## cpu18
module cpu18 (
  input  wire        clk,
  input  wire        rst,
  output wire [9:0]  imem_addr,
  input  wire [17:0] imem_rdata,
  output wire [9:0]  dmem_addr,
  output wire [17:0] dmem_wdata,
  output wire        dmem_we,
  input  wire [17:0] dmem_rdata,
  output wire        halt
);
  localparam S_FETCH  = 2'd0;
  localparam S_DECODE = 2'd1;
  localparam S_EXEC   = 2'd2;
  localparam S_HALT   = 2'd3;
  reg  [1:0]  state;
  reg  [17:0] ir;
  reg         zf, cf;
  wire [9:0]  pc;
  wire [3:0] opcode = ir[17:14];
  wire [3:0] f_dst  = ir[13:10];
  wire [3:0] f_src1 = ir[9:6];
  wire [3:0] f_src2 = ir[3:0];
  wire [5:0] f_imm  = ir[5:0];
  wire [9:0] f_addr = ir[9:0];
  wire is_alu = (opcode[3:2] == 2'b00);           
  wire is_imm = (opcode[3:1] == 3'b010);          
  wire is_ld  = (opcode == 4'b0110);
  wire is_st  = (opcode == 4'b0111);
  wire is_cmp = (opcode == 4'b1000);
  wire is_jmp = (opcode >= 4'b1001) && (opcode <= 4'b1110);
  wire is_rst = (opcode == 4'b1111);
  reg taken;
  always @* begin
    case (opcode)
      4'b1001: taken = 1'b1;           
      4'b1010: taken = zf;             
      4'b1011: taken = ~zf & ~cf;      
      4'b1100: taken = cf;             
      4'b1101: taken = ~cf;            
      4'b1110: taken = cf | zf;        
      default: taken = 1'b0;
    endcase
  end
  wire exec = (state == S_EXEC);
  wire [17:0] rv1, rv2, wb_data;
  wire [3:0]  rsel1 = is_st ? f_dst : f_src1;
  Regfile regs (
    .select_register({1'b0, f_dst}),
    .reg_1({1'b0, rsel1}),
    .reg_2({1'b0, f_src2}),
    .data(wb_data),
    .clck(clk),
    .reset_enable(rst),
    .write_enable(exec & (is_alu | is_imm | is_ld)),
    .clear(exec & is_rst),
    .read_reg_1_value(rv1),
    .read_reg_2_value(rv2)
  );
  wire [17:0] imm_ext, alu_b, alu_y;
  wire        alu_cout;
  ExtendValue ext (.inp(f_imm), .out(imm_ext));
  Mux_18bit   opb (.select(is_imm), .input_1(rv2), .input_2(imm_ext), .out(alu_b));
  aluselect   alu (.R1(rv1), .R2(alu_b), .alu_op_type(opcode[1:0]), .result(alu_y), .cout(alu_cout));
  Mux_18bit   wbm (.select(is_ld), .input_1(alu_y), .input_2(dmem_rdata), .out(wb_data));
  wire do_jump = exec & is_jmp & taken;
  ProgramCounter pcr (
    .clk(clk),
    .rst(rst),
    .is_jump(do_jump),
    .pc_enable(exec),
    .next(1'b1),
  ...
For scale: roughly 78 I/O pins, about 0.021 sq mm of cells after synthesis.
==> flow/config.mk <==
export PLATFORM = sky130hd
export DESIGN_NAME = cpu18
export DESIGN_NICKNAME = cpu18
export VERILOG_FILES = /design/flow/design.v
export SDC_FILE = /design/flow/constraint.sdc
export NUM_CORES = 4
export LEC_CHECK = 0
export CAP_MARGIN = 20
export CELL_PAD_IN_SITES_DETAIL_PLACEMENT = 2
export CORE_MARGIN = 3
export CORE_UTILIZATION = 40
export GPL_TIMING_DRIVEN = 0
export MIN_ROUTING_LAYER = met2
export PLACE_DENSITY = 0.91
export SLEW_MARGIN = 20
==> flow/constraint.sdc <==
create_clock -name core_clock -period 9.0 [get_ports {clk}]
set_input_delay 1.8000 -clock core_clock [delete_from_list [all_inputs] [get_ports {clk}]]
set_output_delay 1.8000 -clock core_clock [all_outputs]
set_load 0.01 [all_outputs]
run.sh (not shown) runs the stock make flow with config.mk's settings and CLKGATE_MAP_FILE=.
The starting point ended with an error in global routing with GRT-0116.
Then changed:
- CELL_PAD_IN_SITES_DETAIL_PLACEMENT: 2 -> unset
- CORE_MARGIN: 3 -> 2
- GPL_TIMING_DRIVEN: 0 -> unset
- MIN_ROUTING_LAYER: met2 -> unset
- PLACE_DENSITY: 0.91 -> unset
Now the flow produced a clean layout.
Synthesized area stays the same.
Die area falls by 1.7%.
Synthesized cell count is unchanged.
Then changed:
- CORE_UTILIZATION: 40 -> 65
- SETUP_SLACK_MARGIN: unset -> 1.71
- clock period: 9.0 -> 6.42 ns (I/O delays scaled with it)
With this change the flow finished with setup timing left; count of clock-buffer cells in the layout decreases by 4; die area falls by 38%; wire length goes up by 0.69%; power is higher by 40%; final cell count falls by 7.9%; via count increases by 4.2%.
Then changed:
- ABC_AREA: unset -> 1
- CORE_UTILIZATION: 65 -> 72
- CTS_CLUSTER_DIAMETER: unset -> 77
- PLACE_DENSITY: unset -> 0.37
- SETUP_SLACK_MARGIN: 1.71 -> 0.85
- clock period: 6.42 -> 6.49 ns (I/O delays scaled with it)
Result: The new run ran to the end with violations: setup timing; critical path depth increases by 6; maximum frequency increases by 7.4%; routed wire length decreases by 14%; worst hold slack gains 0.0046 ns; total power decreases by 7.2%.

========
== oak ==
Starting RTL as in the previous note.
==> flow/config.mk <==
export PLATFORM = sky130hd
export DESIGN_NAME = cpu18
export DESIGN_NICKNAME = cpu18
export VERILOG_FILES = /design/flow/design.v
export SDC_FILE = /design/flow/constraint.sdc
export NUM_CORES = 4
export LEC_CHECK = 0
export ABC_AREA = 1
export CAP_MARGIN = 20
export CELL_PAD_IN_SITES_DETAIL_PLACEMENT = 2
export CELL_PAD_IN_SITES_GLOBAL_PLACEMENT = 0
export CORE_ASPECT_RATIO = 1.2
export CORE_MARGIN = 3
export CORE_UTILIZATION = 70
export CTS_CLUSTER_DIAMETER = 270
export CTS_CLUSTER_SIZE = 52
export GPL_TIMING_DRIVEN = 0
export MAX_ROUTING_LAYER = met4
export MIN_ROUTING_LAYER = met2
export SETUP_SLACK_MARGIN = 0.77
export SLEW_MARGIN = 20
export TNS_END_PERCENT = 10
==> flow/constraint.sdc <==
create_clock -name core_clock -period 7.68 [get_ports {clk}]
set_input_delay 1.5360 -clock core_clock [delete_from_list [all_inputs] [get_ports {clk}]]
set_output_delay 1.5360 -clock core_clock [all_outputs]
set_load 0.01 [all_outputs]
oak did not run to completion, as it errored out during 3_5_place_dp.
#### Input delta (pine over oak)
Settings: CTS_CLUSTER_SIZE removed (was 52); MIN_ROUTING_LAYER removed (was met2); CTS_CLUSTER_DIAMETER changed from 270 to 219; GPL_TIMING_DRIVEN removed (was 0); TNS_END_PERCENT removed (was 10); CORE_MARGIN changed from 3 to 2; CELL_PAD_IN_SITES_DETAIL_PLACEMENT removed (was 2); CELL_PAD_IN_SITES_GLOBAL_PLACEMENT removed (was 0); SETUP_SLACK_MARGIN removed (was 0.77); CORE_ASPECT_RATIO removed (was 1.2); PLACE_DENSITY_LB_ADDON newly set to 0.27; MAX_ROUTING_LAYER removed (was met4); the clock period (ns, I/O delays scaled along) changed from 7.68 to 5.05.
Findings:
Nothing crashed in pine and all stages finished; the problem is that the final layout failed, the offending checks being setup timing. oak -> pine: flip-flop and latch count after synthesis delta 0, exact match. In pine, the die extent in x came out 7.9% above the value in oak. oak → pine: core utilization before placement decreased 1.1 points, die size decreased about 2.3%, row count decreased 5, instance count of the mapped netlist essentially unchanged.
diff inputs: pine => birch
Settings: setting SETUP_SLACK_MARGIN to 1.8 for the first time; removing CTS_CLUSTER_DIAMETER (formerly 219); changing CORE_UTILIZATION from 70 to 72; removing PLACE_DENSITY_LB_ADDON (formerly 0.27); setting PLACE_DENSITY to 0.77 for the first time; changing the clock period (ns, I/O delays scaled along) from 5.05 to 6.49.
birch vs pine: area added between synthesis and finish down in birch. In birch the implementation completed, yet the final layout does not meet the checks, the culprit being setup timing. Sequential power was lower in the run labelled birch. Summary of birch over pine: critical path depth now sits lower, worst-case register-to-register setup slack increased by 1600 ps relative to the old numbers. Re simple-gate share of the synthesized area: no difference whatsoever between pine and birch. birch vs pine — average wire per cell in the routed design dropped 0.21 um. Wire: birch routes less than pine. Going from pine to birch, final number of setup-violating endpoints decreased by 77 relative to the old numbers, post-route cell area decreased by 330 um2 relative to the old numbers, power decreased by about 24% relative to the old numbers, smallest setup slack after layout increased by 1600 ps relative to the old numbers.
Input changes introduced in maple (baseline for comparison: birch):
Settings: CTS_CLUSTER_DIAMETER now 380, previously not set; SETUP_SLACK_MARGIN now 0.85, was 1.8; PLACE_DENSITY now 0.73, was 0.77; the clock period (ns, I/O delays scaled along) now 6.08, was 6.49.
==> results <==
In the flow results for birch and maple, the final total negative setup slack is larger on birch.
Summary: with birch as the reference, post-cts sizing count in maple moved down by more than a quarter.
Compared with birch, in maple logic gate share of total power barely changed; hold slack saw an increase; pin count of the biggest net entering global routing now larger.
On power density over the cells: between birch and maple, it ends up higher for maple.
Looking at number of clock buffers in the layout, maple sits below birch.
When maple is measured against birch, its global-route usage over all layers turns out 0.40 points higher.
birch has a higher worst-case setup margin in the final layout than maple.
Although maple finished all stages, its layout failed final checks on setup timing.
In the flow results for birch and maple, the number of ordinary and repair buffers in the finished layout is smaller on birch.
Between birch and maple, wire length of the first global-routing pass is lower for birch, maple comes in above that.

========
Setup of run A:
cpu18 again, from the RTL that the note above started with.
clock: 9.0 ns
lec_check: 0
cap_margin: 20
core_margin: 3
core_utilization: 54
gpl_timing_driven: 0
hold_slack_margin: -0.02
min_routing_layer: met2
slew_margin: 20
tns_end_percent: 80
global routing (5_1_grt): run A exited with error
### run A -> run B
Settings: removing MIN_ROUTING_LAYER (formerly met2); setting CTS_CLUSTER_SIZE to 28 for the first time; removing TNS_END_PERCENT (formerly 80); removing HOLD_SLACK_MARGIN (formerly -0.02); setting PLACE_DENSITY_LB_ADDON to 0.13 for the first time; changing CORE_MARGIN from 3 to 2; removing GPL_TIMING_DRIVEN (formerly 0); setting CELL_PAD_IN_SITES_GLOBAL_PLACEMENT to 1 for the first time; setting CTS_CLUSTER_DIAMETER to 391 for the first time; changing CORE_UTILIZATION from 54 to 40.
==> results <==
- Status | run A and run B | clean except run A
- Run A: GRT-0116 in global routing (5_1_grt) -> run aborted
- Cell area after synthesis: run A vs run B identical
- The area of placed instances of run B falls short of that of run A by 1.6%.
- The floorplan core area reported for run B is greater than that of run A by 14000 sq um.
> inputs changed (run B -> run C)
Settings: CTS_CLUSTER_DIAMETER: 391 -> unset; SETUP_SLACK_MARGIN: unset -> 1.47; PLACE_DENSITY: unset -> 0.72; ABC_AREA: unset -> 1; PLACE_DENSITY_LB_ADDON: 0.13 -> unset; CTS_CLUSTER_SIZE: 28 -> unset; CORE_UTILIZATION: 40 -> 72; CELL_PAD_IN_SITES_GLOBAL_PLACEMENT: 1 -> unset; the clock period (ns, I/O delays scaled along): 9.0 -> 4.96.
==> comparison <==
- Compared with run B, run C shows a final-layout worst hold slack that is 10 ps lower.
- Comparing the two runs side by side, run C comes out behind run B on largest vdd supply drop.
- Detailed route wirelength on metal3 (run C vs. run B) increases by more than a quarter
- Share of synthesized cell area in and-or and or-and compound cells in run C vs run B: down 4.2 points
- Run C vs run B, post-layout worst setup margin went down by 3240 ps.
- Taking run B as the reference, in run C met3 usage higher; via count now larger.
- The final report for run C shows a completed flow and a layout that fails verification, specifically negative setup slack.
- Between run B and run C, the clock skew does not differ in any meaningful way.
> inputs changed (run C -> run D)
Settings: clearing ABC_AREA, which used to be 1; clearing PLACE_DENSITY, which used to be 0.72; swapping 72 for 40 in CORE_UTILIZATION; swapping 1.47 for 2.03 in SETUP_SLACK_MARGIN; swapping 4.96 for 8.75 in the clock period (ns, I/O delays scaled along).
==> comparison <==
Run D: done, clean on timing, DRC and antenna. The synthesized area in run C is 0.948 times that in run D. [compare] base=run C new=run D: final HPWL from detailed placement moved up; area share of and/or/nand/nor cells after synthesis moved down; final worst setup slack moved up; clock-net power moved down.
[inputs] run E vs run D
Settings: CORE_UTILIZATION now 70, was 40; CTS_CLUSTER_DIAMETER now 219, previously not set; SETUP_SLACK_MARGIN no longer set, was 2.03; the clock period (ns, I/O delays scaled along) now 7.32, was 8.75.
==> results <==
- No stage failed in run D, and the final checks on the layout all came back clean.
- Run E completed end to end; final checks failed (negative setup slack).
- Going from run D to run E, final cell utilization of the core grew by 34 points, met2 demand-to-capacity share in global routing went up 26 points, combined area of the multi-input logic cells has decreased, worst hold slack after final layout essentially unchanged, final worst-path cycle share moved up.
- Relative contribution of the clock network to total power on run E is up relative to run D.
- Run E vs. run D: cell area dropped 1.4%; minimum setup slack among reg-to-reg paths went down by 1310 ps; number of standard cells in the final layout excluding fillers decreased by 284 relative to the old numbers.
Here is what was changed in the inputs of run F compared with run E.
Settings: a deleted CTS_CLUSTER_DIAMETER that had been 219; a change of CORE_UTILIZATION from 70 to 40; a change of the clock period (ns, I/O delays scaled along) from 7.32 to 8.75.
Notes after the runs:
In the tables for run E and run F, proportion of power drawn by the clock network reads lower with run F. Compared run F vs run E, and post-CTS setup buffer count is down in run F. Run F against run E: power after layout now smaller, longest individual stage delay on the worst path now larger, number of placed instances, taps included now larger, areal power density over the cells now smaller, cell resize tally after clock tree synthesis now smaller. No stage failed in run F, and the final checks on the layout all came back clean. Compared with run E, run F shows y dimension of the die that has gone up by more than a quarter. The run showing the greater maximum fanout count along the critical path is run F. Run F vs run E, growth of design area from synthesis to finish went down by 0.35 points.

========
Starting RTL as in the previous note.
## cpu18
module cpu18 (
  input  wire        clk,
  input  wire        rst,
  output wire [9:0]  imem_addr,
  input  wire [17:0] imem_rdata,
  output wire [9:0]  dmem_addr,
  output wire [17:0] dmem_wdata,
  output wire        dmem_we,
  input  wire [17:0] dmem_rdata,
  output wire        halt
);
  localparam S_FETCH  = 2'd0;
  localparam S_DECODE = 2'd1;
  localparam S_EXEC   = 2'd2;
  localparam S_HALT   = 2'd3;
  reg  [1:0]  state;
  reg  [17:0] ir;
  reg         zf, cf;
  wire [9:0]  pc;
  wire [3:0] opcode = ir[17:14];
  wire [3:0] f_dst  = ir[13:10];
  wire [3:0] f_src1 = ir[9:6];
  wire [3:0] f_src2 = ir[3:0];
  wire [5:0] f_imm  = ir[5:0];
  wire [9:0] f_addr = ir[9:0];
  wire is_alu = (opcode[3:2] == 2'b00);           
  wire is_imm = (opcode[3:1] == 3'b010);          
  wire is_ld  = (opcode == 4'b0110);
  wire is_st  = (opcode == 4'b0111);
  wire is_cmp = (opcode == 4'b1000);
  wire is_jmp = (opcode >= 4'b1001) && (opcode <= 4'b1110);
  wire is_rst = (opcode == 4'b1111);
  reg taken;
  always @* begin
    case (opcode)
      4'b1001: taken = 1'b1;           
      4'b1010: taken = zf;             
      4'b1011: taken = ~zf & ~cf;      
      4'b1100: taken = cf;             
      4'b1101: taken = ~cf;            
      4'b1110: taken = cf | zf;        
      default: taken = 1'b0;
    endcase
  end
  wire exec = (state == S_EXEC);
  wire [17:0] rv1, rv2, wb_data;
  wire [3:0]  rsel1 = is_st ? f_dst : f_src1;
  Regfile regs (
    .select_register({1'b0, f_dst}),
    .reg_1({1'b0, rsel1}),
    .reg_2({1'b0, f_src2}),
    .data(wb_data),
  ...
export LEC_CHECK = 0
export ABC_AREA = 1
export CAP_MARGIN = 20
export CORE_MARGIN = 2
export CORE_UTILIZATION = 72
export CTS_CLUSTER_DIAMETER = 360
export PLACE_DENSITY = 0.64
export SETUP_SLACK_MARGIN = -0.38
export SLEW_MARGIN = 20
create_clock -name core_clock -period 6.42 [get_ports {clk}]
The first run produced a layout that fails on setup timing.
==> next run, changes <==
==> flow/config.mk (replaced) <==
export PLATFORM = sky130hd
export DESIGN_NAME = cpu18
export DESIGN_NICKNAME = cpu18
export VERILOG_FILES = /design/flow/design.v
export SDC_FILE = /design/flow/constraint.sdc
export NUM_CORES = 4
export LEC_CHECK = 0
export CAP_MARGIN = 20
export CORE_MARGIN = 2
export CORE_UTILIZATION = 65
export SLEW_MARGIN = 20
==> flow/constraint.sdc (replaced) <==
create_clock -name core_clock -period 6.99 [get_ports {clk}]
set_input_delay 1.3980 -clock core_clock [delete_from_list [all_inputs] [get_ports {clk}]]
set_output_delay 1.3980 -clock core_clock [all_outputs]
set_load 0.01 [all_outputs]
The new run finished but fails on setup timing.
Combinational power rises by about 30%.
Global-route usage is lower by 2.3 points.
Total power drops by about 6%.
Via count shrinks by about 12%.
Routed wire length increases by about 11%.
Cell area increases by about 5%.
Maximum frequency decreases by 5.1%.
==> next run, changes <==
--- a/flow/config.mk
+++ b/flow/config.mk
@@ -6,6 +6,9 @@
 export NUM_CORES = 4
 export LEC_CHECK = 0
+export ABC_AREA = 1
 export CAP_MARGIN = 20
 export CORE_MARGIN = 2
-export CORE_UTILIZATION = 65
+export CORE_UTILIZATION = 72
+export PLACE_DENSITY = 0.76
+export SETUP_SLACK_MARGIN = 1.71
 export SLEW_MARGIN = 20
==> flow/constraint.sdc (replaced) <==
create_clock -name core_clock -period 6.42 [get_ports {clk}]
set_input_delay 1.2840 -clock core_clock [delete_from_list [all_inputs] [get_ports {clk}]]
set_output_delay 1.2840 -clock core_clock [all_outputs]
set_load 0.01 [all_outputs]
=> The changed run finished but failed the layout checks on setup timing; first-iteration DRC count grows by 4.5%; worst hold slack gains 0.0062 ns; core utilization increases by 8.4 points.
==> next run, changes <==
--- a/flow/config.mk
+++ b/flow/config.mk
@@ -7,8 +7,9 @@
 export LEC_CHECK = 0
 export ABC_AREA = 1
-export CAP_MARGIN = 20
+export CAP_MARGIN = 5
 export CORE_MARGIN = 2
 export CORE_UTILIZATION = 72
-export PLACE_DENSITY = 0.76
-export SETUP_SLACK_MARGIN = 1.71
-export SLEW_MARGIN = 20
+export CTS_CLUSTER_DIAMETER = 360
+export PLACE_DENSITY = 0.64
+export SETUP_SLACK_MARGIN = 0.84
+export SLEW_MARGIN = 40
What happened: The new run completed and failed the layout checks on setup timing. Design area is higher by about 1.6%. Power is higher by about 2%. Synthesized area stays the same. Global-route usage is higher by 0.64 points.
==> next run, changes <==
--- a/flow/config.mk
+++ b/flow/config.mk
@@ -7,9 +7,10 @@
 export LEC_CHECK = 0
 export ABC_AREA = 1
-export CAP_MARGIN = 5
+export CAP_MARGIN = 20
 export CORE_MARGIN = 2
 export CORE_UTILIZATION = 72
 export CTS_CLUSTER_DIAMETER = 360
+export HOLD_SLACK_MARGIN = -0.09
 export PLACE_DENSITY = 0.64
-export SETUP_SLACK_MARGIN = 0.84
-export SLEW_MARGIN = 40
+export SETUP_SLACK_MARGIN = 0.89
+export SLEW_MARGIN = 10
What happened: The changed run completed, yet does not pass: setup timing; routed wire length is about the same; setup slack degrades by 0.11 ns; total power rose by 1.9%; worst hold slack improves by 0.0034 ns.
Power figures rest on the tool's default switching activity, not on a simulated workload.
